## alu
module alu #(
	parameter DATA_WIDTH = 32,
	parameter INST_WIDTH = 4
)(
	input                   i_clk,
	input                   i_rst_n,
	input  [DATA_WIDTH-1:0] i_data_a,
	input  [DATA_WIDTH-1:0] i_data_b,
	input  [INST_WIDTH-1:0] i_inst,
	input                   i_valid,
	output [DATA_WIDTH-1:0] o_data,
	output                  o_overflow,
	output                  o_valid
);
Settings: LEC_CHECK=0, ABC_AREA=1, CAP_MARGIN=20, CELL_PAD_IN_SITES_DETAIL_PLACEMENT=2, CELL_PAD_IN_SITES_GLOBAL_PLACEMENT=2, CORE_ASPECT_RATIO=1.63, CORE_MARGIN=5, CORE_UTILIZATION=65, CTS_CLUSTER_DIAMETER=144, MAX_ROUTING_LAYER=met4, MIN_ROUTING_LAYER=met1, PLACE_DENSITY_LB_ADDON=0.25, SLEW_MARGIN=40, TNS_END_PERCENT=65; clock period 6.55 ns.
run.sh (not shown) runs the stock make flow with config.mk's settings and CLKGATE_MAP_FILE=.
The baseline ended with an error in 3_1_place_gp_skip_io (FLW-0024).
Rerun with:
Settings changed: ABC_AREA 1 to unset, CELL_PAD_IN_SITES_DETAIL_PLACEMENT 2 to unset, CELL_PAD_IN_SITES_GLOBAL_PLACEMENT 2 to unset, CORE_ASPECT_RATIO 1.63 to unset, CORE_MARGIN 5 to 2, CORE_UTILIZATION 65 to 61, CTS_CLUSTER_DIAMETER 144 to unset, CTS_CLUSTER_SIZE set to 97, MAX_ROUTING_LAYER met4 to unset, MIN_ROUTING_LAYER met1 to unset, PLACE_DENSITY_LB_ADDON 0.25 to unset, SLEW_MARGIN 40 to 20, TNS_END_PERCENT 65 to unset.
Clock period 6.55 ns to 11.8 ns, I/O delays scaled along.
The changed run passed the timing, DRC and antenna checks.
Die area shrinks by 11%.
Synthesized cell count went down by 27%.
Synthesized area shrinks by 13%.

* * *

## build 58
alu again, from the RTL that the note above started with.
==> flow/design.v (excerpt) <==
module alu #(
	parameter DATA_WIDTH = 32,
	parameter INST_WIDTH = 4
)(
	input                   i_clk,
	input                   i_rst_n,
	input  [DATA_WIDTH-1:0] i_data_a,
	input  [DATA_WIDTH-1:0] i_data_b,
	input  [INST_WIDTH-1:0] i_inst,
	input                   i_valid,
	output [DATA_WIDTH-1:0] o_data,
	output                  o_overflow,
	output                  o_valid
);
	reg [DATA_WIDTH - 1:0] o_data_r, o_data_w;
	reg o_overflow_r, o_overflow_w;
	reg o_valid_r, o_valid_w;
	reg [2 * DATA_WIDTH - 1:0] o_mul_temp;
	integer i;
	assign o_data = o_data_r;
	assign o_overflow = o_overflow_r;
	assign o_valid = o_valid_r;
	always @(*) begin
		if (i_valid) begin
			case (i_inst)
				4'd0: begin
					o_data_w = i_data_a + i_data_b;
					if (i_data_a[DATA_WIDTH - 1] && i_data_b[DATA_WIDTH - 1] && ~o_data_w[DATA_WIDTH - 1]) begin
						o_overflow_w = 1;
					end
					else if (~i_data_a[DATA_WIDTH - 1] && ~i_data_b[DATA_WIDTH - 1] && o_data_w[DATA_WIDTH - 1]) begin
						o_overflow_w = 1;
					end
					else begin
						o_overflow_w = 0;
					end
					o_valid_w = 1;
				end
				4'd1: begin
					o_data_w = i_data_a - i_data_b;
					if (~i_data_a[DATA_WIDTH - 1] && i_data_b[DATA_WIDTH - 1] && o_data_w[DATA_WIDTH - 1]) begin
						o_overflow_w = 1;
					end
					else if (i_data_a[DATA_WIDTH - 1] && ~i_data_b[DATA_WIDTH - 1] && ~o_data_w[DATA_WIDTH - 1]) begin
						o_overflow_w = 1;
					end
					else begin
						o_overflow_w = 0;
					end
					o_valid_w = 1;
				end
				4'd2: begin
					o_data_w = i_data_a * i_data_b;
					if ((i_data_a[DATA_WIDTH - 1] == i_data_b[DATA_WIDTH - 1]) && o_data_w[DATA_WIDTH - 1]) begin
						o_overflow_w = 1;
					end
					else if ((i_data_a[DATA_WIDTH - 1] != i_data_b[DATA_WIDTH - 1]) && ~o_data_w[DATA_WIDTH - 1]) begin
						o_overflow_w = 1;
					end
					else begin
						o_overflow_w = 0;
					end
					o_valid_w = 1;
				end
				4'd3: begin
					if (~i_data_a[DATA_WIDTH - 1] && i_data_b[DATA_WIDTH - 1]) begin
						o_data_w = i_data_a;
					end
					else if (i_data_a[DATA_WIDTH - 1] && ~i_data_b[DATA_WIDTH - 1]) begin
						o_data_w = i_data_b;
					end
					else if (i_data_a > i_data_b) begin
						o_data_w = i_data_a;
					end
					else begin
						o_data_w = i_data_b;
					end
					o_overflow_w = 0;
					o_valid_w = 1;
				end
  ...
clock: 8.59 ns
lec_check: 0
cap_margin: 20
core_margin: 2
core_utilization: 69
cts_cluster_diameter: 375
cts_cluster_size: 97
place_density: 0.42
setup_slack_margin: -0.85
slew_margin: 20
Build 58 did not make it past 5_1_grt, where a tool error ended it.
What build 16 does differently from build 58 at the input level:
# build 58
export LEC_CHECK = 0
export CAP_MARGIN = 20
export CORE_MARGIN = 2
export CORE_UTILIZATION = 69
export CTS_CLUSTER_DIAMETER = 375
export CTS_CLUSTER_SIZE = 97
export PLACE_DENSITY = 0.42
export SETUP_SLACK_MARGIN = -0.85
export SLEW_MARGIN = 20
create_clock -name core_clock -period 8.59 [get_ports {i_clk}]
# build 16
export LEC_CHECK = 0
export CAP_MARGIN = 20
export CORE_MARGIN = 2
export CORE_UTILIZATION = 58
export SLEW_MARGIN = 20
create_clock -name core_clock -period 6.47 [get_ports {i_clk}]
Build 16: complete, dirty (negative setup slack)
From build 58 to build 16 the numbers moved as follows: number of placed instances with taps included went up about 3.7%, die area went up about 19%, placed instance area went up 2.9%, total clock buffers created by CTS held.
| placement-stage worst setup slack | build 16 vs build 58 | 1.46 ns lower |
Comparing build 16 and build 58, weighted congestion at the end of routability-driven global placement is higher on build 58.
Build 16 vs build 58, count of instances resized after the clock tree is built went up by about 1700%.
Input-level comparison between build 18 and build 16:
# build 16
export LEC_CHECK = 0
export CAP_MARGIN = 20
export CORE_MARGIN = 2
export CORE_UTILIZATION = 58
export SLEW_MARGIN = 20
create_clock -name core_clock -period 6.47 [get_ports {i_clk}]
# build 18
export LEC_CHECK = 0
export CAP_MARGIN = 20
export CORE_MARGIN = 2
export CORE_UTILIZATION = 68
export SETUP_SLACK_MARGIN = 1.36
export SLEW_MARGIN = 20
create_clock -name core_clock -period 10.5 [get_ports {i_clk}]
[summary]
In the tables for build 16 and build 18, final weighted congestion of routability-driven global placement reads lower with build 16.
Looking only at vertical extent of the die, and setting everything else aside, the higher value of build 16 and build 18 goes to build 16.
Among build 16 and build 18, the run that stopped before the end is build 18, and it is the only one.
[flow] build 16 | stages: complete | final checks: fail | reason: negative setup slack
Tool error GRT-0232 stopped build 18 during 5_1_grt; no final results.
Per the comparison of build 18 with build 16, total core area lost 9900 um2; die size lost 14%; gate count after technology mapping neither gained nor lost much.
From build 16 to build 18, post-synth design cell area did not move at all.
Compared build 18 against build 16; synthesized area per cell within noise.
Relative to build 16, number of core rows has decreased by 7 in build 18.
Changes in build 84 relative to build 18:
# build 18
export LEC_CHECK = 0
export CAP_MARGIN = 20
export CORE_MARGIN = 2
export CORE_UTILIZATION = 68
export SETUP_SLACK_MARGIN = 1.36
export SLEW_MARGIN = 20
create_clock -name core_clock -period 10.5 [get_ports {i_clk}]
# build 84
export LEC_CHECK = 0
export CAP_MARGIN = 20
export CORE_MARGIN = 2
export CORE_UTILIZATION = 40
export SLEW_MARGIN = 20
create_clock -name core_clock -period 12.0 [get_ports {i_clk}]
## What came out
Having completed the whole flow, build 84 delivered a layout that passed the timing, DRC and antenna checks.
FAIL build 18 @ 5_1_grt: tool exited with error
Diff build 18 -> build 84: number of placement rows up 30%, total core area up about 70%, placed standard-cell area down 2200 um2, number of distinct library cell variants in the gate-level netlist after synthesis flat, floorplan utilization down 28 points.
Taking build 18 as the reference, in build 84 overall die area rose by 69%; number of instances resized during post-cts repair now smaller.
The following lists how build 61 was set up differently from build 84:
# build 84
export LEC_CHECK = 0
export CAP_MARGIN = 20
export CORE_MARGIN = 2
export CORE_UTILIZATION = 40
export SLEW_MARGIN = 20
create_clock -name core_clock -period 12.0 [get_ports {i_clk}]
# build 61
export LEC_CHECK = 0
export ABC_AREA = 1
export CAP_MARGIN = 20
export CELL_PAD_IN_SITES_DETAIL_PLACEMENT = 2
export CELL_PAD_IN_SITES_GLOBAL_PLACEMENT = 2
export CORE_MARGIN = 2
export CORE_UTILIZATION = 40
export CTS_CLUSTER_DIAMETER = 144
export MAX_ROUTING_LAYER = met4
export MIN_ROUTING_LAYER = met2
export SLEW_MARGIN = 20
create_clock -name core_clock -period 12.0 [get_ports {i_clk}]
### Flow results
- Build 61: aborted in 5_1_grt (tool error)
- In build 61, the global placer's final weighted congestion came out 0.086 above the value in build 84.
- Higher simple-gate portion of the synthesized area was reported by build 61, not build 84.
- Build 61 ended with less sequential share of the synthesized area than build 84.
- Changes observed in build 61 relative to build 84: post-placement setup slack now sits higher, post-synth tally of flip-flops with integrated enable level, placed instance area increased 10%.
- Taking build 84 over build 61, the number of placement rows ratio works out to 0.935.
- Floorplan check, build 61 vs build 84: die outline larger in build 61
- Compared with build 84, in build 61 flip-flop and latch count after synthesis flat; synthesized cell count up 1790; share of the synthesized netlist area taken by xor and xnor gates down 1.1 points.
